==> run a <==
==> flow/design.v <==
`timescale 1ns / 1ps
module ALU_ACC(
    input         clk,
    input         rst_n,
    input         C8,     
    input         C9,     
    input         C13,    
    input         C15,    
    input         C16,    
    input         C17,    
    input         C18,    
    input         C19,    
    input         C20,    
    input         C21,    
    input  [15:0] BR_out,
    output [15:0] ALU_out,
    output reg [3:0] ALUflags  
    );
    reg [15:0] ACC;
    assign ALU_out = ACC;
    wire signed [15:0] sACC = ACC;
    wire signed [15:0] sBR  = BR_out;
    wire signed [31:0] prod = sACC * sBR;
    wire [16:0] sum  = {1'b0, ACC} + {1'b0, BR_out};
    wire [16:0] diff = {1'b0, ACC} - {1'b0, BR_out};
    wire [15:0] quot = (BR_out == 16'b0) ? 16'hFFFF : ACC / BR_out;
    reg  [15:0] res;
    always @(*) begin
        if (C17)      res = ACC >> 1;
        else if (C18) res = ACC << 1;
        else if (C19) res = ACC & BR_out;
        else if (C20) res = ACC | BR_out;
        else          res = ~ACC;
    end
    always @(posedge clk or negedge rst_n) begin
        if (!rst_n) begin
            ACC      <= 16'b0;
            ALUflags <= 4'b0;
        end
        else begin
            if (C8) begin
                ACC      <= 16'b0;
                ALUflags <= {1'b1, 3'b0};
            end
            else if (C9) begin
                ACC <= sum[15:0];
                ALUflags[3] <= (sum[15:0] == 16'b0);
                ALUflags[2] <= sum[16];
                ALUflags[1] <= (ACC[15] == BR_out[15]) && (sum[15] != ACC[15]);
                ALUflags[0] <= sum[15];
            end
            else if (C13) begin
                ACC <= diff[15:0];
                ALUflags[3] <= (diff[15:0] == 16'b0);
                ALUflags[2] <= (ACC < BR_out);
                ALUflags[1] <= (ACC[15] != BR_out[15]) && (diff[15] != ACC[15]);
                ALUflags[0] <= diff[15];
            end
            else if (C15) begin
                ACC <= prod[15:0];
                ALUflags[3] <= (prod[15:0] == 16'b0);
                ALUflags[2] <= 1'b0;
                ALUflags[1] <= (prod[31:16] != {16{prod[15]}});
                ALUflags[0] <= prod[15];
            end
            else if (C16) begin
                ACC <= quot;
                ALUflags[3] <= (quot == 16'b0);
                ALUflags[2] <= 1'b0;
                ALUflags[1] <= 1'b0;
                ALUflags[0] <= quot[15];
            end
            else if (C17 | C18 | C19 | C20 | C21) begin
                ACC <= res;
                ALUflags[3] <= (res == 16'b0);
                ALUflags[2] <= 1'b0;
                ALUflags[1] <= 1'b0;
                ALUflags[0] <= res[15];
            end
        end
    end
endmodule
`timescale 1ns / 1ps
    module BR(
    input clk,
    input rst_n,
    input C7,
    input [15:0] MBR_out,
    output [15:0] BR_out
    );
    reg [15:0] BRr;
    assign BR_out = BRr;
    always@(posedge clk or negedge rst_n) begin
        if(!rst_n) begin
            BRr <= 16'b0;
        end
        else begin
            if(C7) begin
                BRr <= MBR_out;  
            end
            else begin
                BRr <= BRr;
            end
        end
    end
endmodule
`timescale 1ns / 1ps
module IR(
    input clk,
    input rst_n,
    input C4,
    input [15:0] MBR_out,
    output [7:0] IR_out
    );
    reg [7:0] IRr;
    assign IR_out = IRr;
    always@(posedge clk or negedge rst_n) begin
        if(!rst_n) begin
            IRr <= 8'b0;
        end
        else begin
            if(C4) begin
                IRr <= MBR_out[15:8];
            end
            else begin
                IRr <= IRr;
            end
        end
    end
endmodule
`timescale 1ns / 1ps
module MAR(
    input clk,
    input rst_n,
    input C5,
    input C10,
    input [15:0] MBR_out,
    input [7:0] PC_out,
    output [7:0] MAR_out_memory
    );
    reg [7:0] MARr;
    assign MAR_out_memory = MARr;
    always@(posedge clk or negedge rst_n) begin
        if(!rst_n) begin
            MARr <= 8'b0;
        end
        else begin
            if(C5) begin
                MARr <= MBR_out[7:0];
            end
            else if(C10) begin
                MARr <= PC_out;
            end
            else begin
                MARr <= MARr;
            end
        end
    end
endmodule
`timescale 1ns / 1ps
module MBR(
    input clk,
    input rst_n,
    input C3,
    input C11,
    input C12,
    input [15:0] ALU_out,
    input [15:0] MBR_in_memory,
    output [15:0] MBR_out,
    output reg [15:0] MBR_out_memory
    );
    reg [15:0] MBRr;
    assign MBR_out = MBRr;
    always@(posedge clk or negedge rst_n) begin
        if(!rst_n) begin
            MBRr <= 16'b0;
        end
        else begin
            if(C3) begin
                MBRr <= MBR_in_memory;
            end
            else if(C12) begin
                MBRr <= ALU_out;
            end
            else begin
                MBRr <= MBRr;
            end
            if(C11) begin
                MBR_out_memory <= MBRr;
            end
        end
    end
endmodule
`timescale 1ns / 1ps
module PC(
    input clk,
    input rst_n,
    input C6,
    input C14,
    input [15:0] MBR_out,
    output [7:0] PC_out
    );
    reg [7:0] PCr;
    assign PC_out = PCr;
    always@(posedge clk or negedge rst_n) begin
        if(!rst_n) begin
            PCr <= 8'b0;
        end
        else begin
            if(C14) begin
                PCr <= MBR_out[15:8];  
            end
            else if(C6) begin
                PCr <= PCr + 1'b1;  
            end
            else begin
                PCr <= PCr;
            end
        end
    end
endmodule
`timescale 1ns / 1ps
module bitcruncher_dp(
    input         clk,
    input         rst_n,
    input  [21:0] ctrl,             
    input  [15:0] MBR_in_memory,
    output [7:0]  MAR_out_memory,
    output [15:0] MBR_out_memory,
    output [7:0]  IR_out,
    output [3:0]  ALUflags
    );
    wire [21:0] Control_Signals = ctrl;
    wire [15:0] MBR_out;
    wire [15:0] BR_out;
    wire [15:0] ALU_out;
    wire [7:0]  PC_out;
    MAR u_MAR(
    .clk     ( clk     ),
    .rst_n   ( rst_n   ),
    .C5      ( Control_Signals[5]  ),
    .C10     ( Control_Signals[10] ),
    .MBR_out ( MBR_out ),
    .PC_out  ( PC_out  ),
    .MAR_out_memory ( MAR_out_memory )
    );
    MBR u_MBR(
    .clk           ( clk           ),
    .rst_n         ( rst_n         ),
    .C3            ( Control_Signals[3]  ),
    .C11           ( Control_Signals[11] ),
    .C12           ( Control_Signals[12] ),
    .ALU_out       ( ALU_out       ),
    .MBR_in_memory ( MBR_in_memory ),
    .MBR_out       ( MBR_out       ),
    .MBR_out_memory ( MBR_out_memory )
    );
    ALU_ACC u_ALU_ACC(
    .clk     ( clk     ),
    .rst_n   ( rst_n   ),
    .C8      ( Control_Signals[8]  ),
    .C9      ( Control_Signals[9]  ),
    .C13     ( Control_Signals[13] ),
    .C15     ( Control_Signals[15] ),
    .C16     ( Control_Signals[16] ),
    .C17     ( Control_Signals[17] ),
    .C18     ( Control_Signals[18] ),
    .C19     ( Control_Signals[19] ),
    .C20     ( Control_Signals[20] ),
    .C21     ( Control_Signals[21] ),
    .BR_out  ( BR_out  ),
    .ALU_out ( ALU_out ),
    .ALUflags ( ALUflags )
    );
    PC u_PC(
    .clk     ( clk     ),
    .rst_n   ( rst_n   ),
    .C6      ( Control_Signals[6]  ),
    .C14     ( Control_Signals[14] ),
    .MBR_out ( MBR_out ),
    .PC_out  ( PC_out  )
    );
    IR u_IR(
    .clk     ( clk     ),
    .rst_n   ( rst_n   ),
    .C4      ( Control_Signals[4] ),
    .MBR_out ( MBR_out ),
    .IR_out  ( IR_out  )
    );
    BR u_BR(
    .clk     ( clk     ),
    .rst_n   ( rst_n   ),
    .C7      ( Control_Signals[7] ),
    .MBR_out ( MBR_out ),
    .BR_out  ( BR_out  )
    );
endmodule
==> flow/run.sh <==
#!/bin/bash
# the make line also repeats each setting of config.mk as NAME=value (left out here)
make -C /OpenROAD-flow-scripts/flow DESIGN_CONFIG=/design/flow/config.mk WORK_HOME=/design/flow/orfs CLKGATE_MAP_FILE= finish
==> flow/config.mk <==
export PLATFORM = sky130hd
export DESIGN_NAME = bitcruncher_dp
export DESIGN_NICKNAME = bitcruncher_dp
export VERILOG_FILES = /design/flow/design.v
export SDC_FILE = /design/flow/constraint.sdc
export NUM_CORES = 4
export LEC_CHECK = 0
export CAP_MARGIN = 40
export CORE_MARGIN = 2
export CORE_UTILIZATION = 71
export CTS_CLUSTER_DIAMETER = 27
export CTS_CLUSTER_SIZE = 39
export GPL_ROUTABILITY_DRIVEN = 1
export MAX_ROUTING_LAYER = met4
export SETUP_SLACK_MARGIN = 2.29
export SLEW_MARGIN = 20
export TNS_END_PERCENT = 75
==> flow/constraint.sdc <==
create_clock -name core_clock -period 27.1 [get_ports {clk}]
set_input_delay 5.4200 -clock core_clock [delete_from_list [all_inputs] [get_ports {clk}]]
set_output_delay 5.4200 -clock core_clock [all_outputs]
set_load 0.01 [all_outputs]
==> inputs of run b, as changes to run a <==
Settings changed: CAP_MARGIN 40 to 20, CORE_UTILIZATION 71 to 20, CTS_CLUSTER_DIAMETER 27 to default, CTS_CLUSTER_SIZE 39 to default, GPL_ROUTABILITY_DRIVEN 1 to default, MAX_ROUTING_LAYER met4 to default, SETUP_SLACK_MARGIN 2.29 to default, TNS_END_PERCENT 75 to default.
==> flow/constraint.sdc (replaced) <==
create_clock -name core_clock -period 49.5 [get_ports {clk}]
set_input_delay 9.9000 -clock core_clock [delete_from_list [all_inputs] [get_ports {clk}]]
set_output_delay 9.9000 -clock core_clock [all_outputs]
set_load 0.01 [all_outputs]
==> impl_metrics.csv <==
group,metric,value,unit
grt,grt.total_usage,0.849,
die,die_h,184,microns
clock_tree,post_cts_buffers,102,
placed_design,dpl_cell_area,0.0262,sq mm
die,fp-row-count,65,
placed_design,pre_cts_ws,-530,ps
placed_design,hpwl,67400,microns
outcome,lastStage,"global routing (5_1_grt)",
die,die_x,184,microns
clock_tree,postCtsResizedCells,122,
die,die_area,0.0339,sq mm
outcome,error,"[ERROR GRT-0232] Routing congestion too high. Check the congestion heatmap in the GUI.",
grt,met3_usage,0.709,
outcome,outcome,"stopped before the end",
die,fp_util,0.726,
placed_design,dp_cells,3461,
grt,grt_overflow,160,
die,fp.coreArea,0.0317,sq mm
grt,met1_usage,0.828,
synthesis,fp_nets,3425,
That was run a.
==> impl_metrics.csv <==
group,metric,value,unit
finish,syn_to_final_growth,12.1,%
die,fp_util,0.202,
die,fp-row-count,124,
die,fp.coreArea,0.114,sq mm
grt,grt.total_usage,0.132,
placed_design,dpl_cell_area,0.0255,sq mm
die,die_x,343,microns
placed_design,hpwl,61000,microns
clock_tree,postCtsResizedCells,0,
die,die_area,0.118,sq mm
placed_design,dp_cells,4350,
grt,grt_overflow,0,
clock_tree,post_cts_buffers,0,
placed_design,pre_cts_ws,16210,ps
outcome,outcome,"finished clean",
die,die_h,343,microns
That was run b.
